## rgb2dvi
module rgb2dvi (
    input  wire        PixelClk,
    input  wire [23:0] vid_pData,
    input  wire        vid_pVDE,
    input  wire        vid_pHSync,
    input  wire        vid_pVSync,
    output wire [9:0]  pDataOutRaw0,    
    output wire [9:0]  pDataOutRaw1,    
    output wire [9:0]  pDataOutRaw2     
);
Size: ~720 cells after synthesis, roughly 140 flip-flops.
make LEC_CHECK=0 ABC_AREA=0 CAP_MARGIN=0 CORE_MARGIN=2 CORE_UTILIZATION=62 CTS_CLUSTER_SIZE=20 GPL_ROUTABILITY_DRIVEN=0 GPL_TIMING_DRIVEN=0 MAX_ROUTING_LAYER=met4 SETUP_SLACK_MARGIN=-0.4 SLEW_MARGIN=30 TNS_END_PERCENT=60 finish   # period 5.35 ns
run.sh (not shown) runs the stock make flow with config.mk's settings and CLKGATE_MAP_FILE=.
The starting point finished with timing, DRC and antenna clean.
Edit:
==> flow/config.mk (replaced) <==
export PLATFORM = sky130hd
export DESIGN_NAME = rgb2dvi
export DESIGN_NICKNAME = rgb2dvi
export VERILOG_FILES = /design/flow/design.v
export SDC_FILE = /design/flow/constraint.sdc
export NUM_CORES = 4
export LEC_CHECK = 0
export CAP_MARGIN = 20
export CORE_MARGIN = 2
export CORE_UTILIZATION = 64
export SLEW_MARGIN = 20
==> flow/constraint.sdc (replaced) <==
create_clock -name core_clock -period 2.11 [get_ports {PixelClk}]
set_input_delay 0.4220 -clock core_clock [delete_from_list [all_inputs] [get_ports {PixelClk}]]
set_output_delay 0.4220 -clock core_clock [all_outputs]
set_load 0.01 [all_outputs]
What happened:
- The new run ended with an error in global routing
- synthesized area stays the same
- die size decreases by 3.0%
- synthesized cell count is unchanged
Edit:
--- a/flow/config.mk
+++ b/flow/config.mk
@@ -7,5 +7,7 @@
 export LEC_CHECK = 0
+export ABC_AREA = 1
 export CAP_MARGIN = 20
 export CORE_MARGIN = 2
-export CORE_UTILIZATION = 64
+export CORE_UTILIZATION = 40
+export HOLD_SLACK_MARGIN = 0.02
 export SLEW_MARGIN = 20
==> flow/constraint.sdc (replaced) <==
create_clock -name core_clock -period 4.0 [get_ports {PixelClk}]
set_input_delay 0.8000 -clock core_clock [delete_from_list [all_inputs] [get_ports {PixelClk}]]
set_output_delay 0.8000 -clock core_clock [all_outputs]
set_load 0.01 [all_outputs]
The changed run finished clean.
Synthesized cell count climbs by 26%.
Synthesized area climbs by 5.4%.
Die area came out higher by 66%.


The RTL this note starts from:
==> flow/design.v <==
module TMDS_Encoder (
    input  wire       PixelClk,
    output reg  [9:0] pDataOutRaw,    
    input  wire [7:0] pDataOut,       
    input  wire       pC0,
    input  wire       pC1,
    input  wire       pVde
);
localparam [9:0] kCtlTkn0 = 10'b1101010100;
localparam [9:0] kCtlTkn1 = 10'b0010101011;
localparam [9:0] kCtlTkn2 = 10'b0101010100;
localparam [9:0] kCtlTkn3 = 10'b1010101011;
function [3:0] sum_bits8;
    input [7:0] u;
    integer i;
    begin
        sum_bits8 = 4'd0;
        for (i = 0; i < 8; i = i + 1)
            sum_bits8 = sum_bits8 + {3'b000, u[i]};
    end
endfunction
reg  [7:0] pDataOut_1;
reg  [3:0] n1d_1;
reg        pC0_1, pC1_1, pVde_1;
reg  [8:0] q_m_2;
reg  [3:0] n1q_m_2, n0q_m_2;
reg        pC0_2, pC1_2, pVde_2;
reg  signed [4:0] cnt_t_3;
wire [8:0] q_m_xor_1, q_m_xnor_1, q_m_1;
wire [3:0] n1q_m_1;
always @(posedge PixelClk) begin
    pVde_1     <= pVde;
    n1d_1      <= sum_bits8(pDataOut);
    pDataOut_1 <= pDataOut;
    pC0_1      <= pC0;
    pC1_1      <= pC1;
end
assign q_m_xor_1[0]  = pDataOut_1[0];
assign q_m_xnor_1[0] = pDataOut_1[0];
genvar gi;
generate
    for (gi = 1; gi < 8; gi = gi + 1) begin : encode
        assign q_m_xor_1[gi]  = q_m_xor_1[gi-1] ^ pDataOut_1[gi];
        assign q_m_xnor_1[gi] = ~(q_m_xnor_1[gi-1] ^ pDataOut_1[gi]);
    end
endgenerate
assign q_m_xor_1[8]  = 1'b1;
assign q_m_xnor_1[8] = 1'b0;
assign q_m_1 = (n1d_1 > 4'd4 || (n1d_1 == 4'd4 && pDataOut_1[0] == 1'b0)) ?
               q_m_xnor_1 : q_m_xor_1;
assign n1q_m_1 = sum_bits8(q_m_1[7:0]);
always @(posedge PixelClk) begin
    n1q_m_2 <= n1q_m_1;
    n0q_m_2 <= 4'd8 - n1q_m_1;
    q_m_2   <= q_m_1;
    pC0_2   <= pC0_1;
    pC1_2   <= pC1_1;
    pVde_2  <= pVde_1;
end
wire cond_balanced_2     = (cnt_t_3 == 5'sd0) || (n1q_m_2 == 4'd4);
wire cond_not_balanced_2 = (cnt_t_3 > 5'sd0 && n1q_m_2 > 4'd4) ||
                           (cnt_t_3 < 5'sd0 && n1q_m_2 < 4'd4);
wire [9:0] control_token_2 = (!pC1_2 && !pC0_2) ? kCtlTkn0 :
                             (!pC1_2 &&  pC0_2) ? kCtlTkn1 :
                             ( pC1_2 && !pC0_2) ? kCtlTkn2 :
                                                  kCtlTkn3;
wire [9:0] q_out_2 =
    !pVde_2                            ? control_token_2 :
    (cond_balanced_2 && !q_m_2[8])     ? {~q_m_2[8], q_m_2[8], ~q_m_2[7:0]} :
    (cond_balanced_2 &&  q_m_2[8])     ? {~q_m_2[8], q_m_2[8],  q_m_2[7:0]} :
    cond_not_balanced_2                ? {1'b1,      q_m_2[8], ~q_m_2[7:0]} :
                                         {1'b0,      q_m_2[8],  q_m_2[7:0]};
wire signed [4:0] dc_bias_2 = $signed({1'b0, n0q_m_2}) - $signed({1'b0, n1q_m_2});
wire signed [4:0] cnt_t_2 =
    !pVde_2                        ? 5'sd0 :
    (cond_balanced_2 && !q_m_2[8]) ? cnt_t_3 + dc_bias_2 :
    (cond_balanced_2 &&  q_m_2[8]) ? cnt_t_3 - dc_bias_2 :
    cond_not_balanced_2            ? cnt_t_3 + $signed({3'b000,  q_m_2[8], 1'b0}) + dc_bias_2 :
                                     cnt_t_3 - $signed({3'b000, ~q_m_2[8], 1'b0}) - dc_bias_2;
always @(posedge PixelClk) begin
    cnt_t_3     <= cnt_t_2;
    pDataOutRaw <= q_out_2;    
end
endmodule
module rgb2dvi (
    input  wire        PixelClk,
    input  wire [23:0] vid_pData,
    input  wire        vid_pVDE,
    input  wire        vid_pHSync,
    input  wire        vid_pVSync,
    output wire [9:0]  pDataOutRaw0,    
    output wire [9:0]  pDataOutRaw1,    
    output wire [9:0]  pDataOutRaw2     
);
TMDS_Encoder DataEncoder0 (
    .PixelClk(PixelClk), .pDataOutRaw(pDataOutRaw0),
    .pDataOut(vid_pData[15:8]), .pC0(vid_pHSync), .pC1(vid_pVSync), .pVde(vid_pVDE));
TMDS_Encoder DataEncoder1 (
    .PixelClk(PixelClk), .pDataOutRaw(pDataOutRaw1),
    .pDataOut(vid_pData[7:0]), .pC0(1'b0), .pC1(1'b0), .pVde(vid_pVDE));
TMDS_Encoder DataEncoder2 (
    .PixelClk(PixelClk), .pDataOutRaw(pDataOutRaw2),
    .pDataOut(vid_pData[23:16]), .pC0(1'b0), .pC1(1'b0), .pVde(vid_pVDE));
endmodule
Settings: LEC_CHECK=0, CAP_MARGIN=40, CORE_ASPECT_RATIO=0.92, CORE_MARGIN=2, CORE_UTILIZATION=71, CTS_CLUSTER_DIAMETER=145, PLACE_DENSITY=0.63, SETUP_SLACK_MARGIN=-0.21, SLEW_MARGIN=20; clock period 3.18 ns.
The starting point reached the layout checks and failed them: setup timing.
==> next run, changes <==
==> flow/config.mk (replaced) <==
export PLATFORM = sky130hd
export DESIGN_NAME = rgb2dvi
export DESIGN_NICKNAME = rgb2dvi
export VERILOG_FILES = /design/flow/design.v
export SDC_FILE = /design/flow/constraint.sdc
export NUM_CORES = 4
export LEC_CHECK = 0
export CAP_MARGIN = 40
export CORE_MARGIN = 2
export CORE_UTILIZATION = 72
export SETUP_SLACK_MARGIN = 0.81
export SLEW_MARGIN = 20
After rerunning: The changed run never finished: it broke off in clock tree synthesis (DPL-0038). Die area is lower by about 1.3%. Area after synthesis does not change. Synthesized cell count is unchanged.


RTL: the design.v shown in full above, as it stands there.
Settings: LEC_CHECK=0, CAP_MARGIN=20, CORE_MARGIN=2, CORE_UTILIZATION=65, CTS_CLUSTER_DIAMETER=145, SLEW_MARGIN=20; clock period 3.18 ns.
The first run completed and failed the layout checks on negative setup slack.
Change:
- CAP_MARGIN: 20 -> 0
- CORE_UTILIZATION: 65 -> 72
- SETUP_SLACK_MARGIN: not set -> -0.21
Now the flow never finished: it broke off in 5_1_grt.
Die size is lower by 9.4%.
Area after synthesis stays the same.
Synthesized cell count does not change.
Change:
- CAP_MARGIN: 0 -> 20
- CORE_UTILIZATION: 72 -> 68
- CTS_CLUSTER_DIAMETER: 145 -> not set
- SETUP_SLACK_MARGIN: -0.21 -> -0.19
The changed run completed, yet does not pass: negative setup slack.
Synthesized area is unchanged.
Die size grows by 5.7%.
Synthesized cell count does not change.
Change:
- CTS_CLUSTER_DIAMETER: not set -> 29
- SETUP_SLACK_MARGIN: -0.19 -> 0.84
Result: This time the run ended with an error in 5_1_grt on DPL-0038. Area after synthesis is unchanged. Die area stays the same. Synthesized cell count does not change.
Change:
- CAP_MARGIN: 20 -> 40
- CORE_UTILIZATION: 68 -> 72
- CTS_CLUSTER_DIAMETER: 29 -> not set
- PLACE_DENSITY: not set -> 0.41
- SETUP_SLACK_MARGIN: 0.84 -> -0.19
=>
- This time the run produced a layout that fails on negative setup slack
- die size fell by about 5.4%
- area after synthesis is unchanged
- synthesized cell count is unchanged


Starts from the design.v that is shown in full above.
export LEC_CHECK = 0
export CAP_MARGIN = 30
export CORE_ASPECT_RATIO = 0.87
export CORE_MARGIN = 6
export CORE_UTILIZATION = 53
export GPL_TIMING_DRIVEN = 0
export MAX_ROUTING_LAYER = met4
export MIN_ROUTING_LAYER = met2
export SLEW_MARGIN = 20
export TNS_END_PERCENT = 95
create_clock -name core_clock -period 4.28 [get_ports {PixelClk}]
Edit:
Settings changed: CAP_MARGIN 30 to 20, CORE_MARGIN 6 to 9, CTS_CLUSTER_DIAMETER set to 171, SLEW_MARGIN 20 to 0, TNS_END_PERCENT 95 to 5.
Clock period 4.28 ns to 2.51 ns, I/O delays scaled along.
The new run ran to the end with violations: negative setup slack.
Count of clock-buffer cells in the layout is lower by 3.
Cell area is higher by about 7%.
Critical path depth is higher by 1.
Fmax is higher by about 14%.
Edit:
Settings changed: CORE_ASPECT_RATIO 0.87 to unset, CORE_MARGIN 9 to 2, CORE_UTILIZATION 53 to 16, CTS_CLUSTER_DIAMETER 171 to unset, GPL_TIMING_DRIVEN 0 to unset, SLEW_MARGIN 0 to 20, TNS_END_PERCENT 5 to unset.
Clock period 2.51 ns to 4.0 ns, I/O delays scaled along.
After rerunning: The new run passed the timing, DRC and antenna checks. Core utilization went down by 49 points. Die area rose to 2.6 times its value. Hold slack barely changes. Worst setup slack improves by 1.3 ns. Global-route usage went down by 16 points. Fmax shrinks by a few percent.
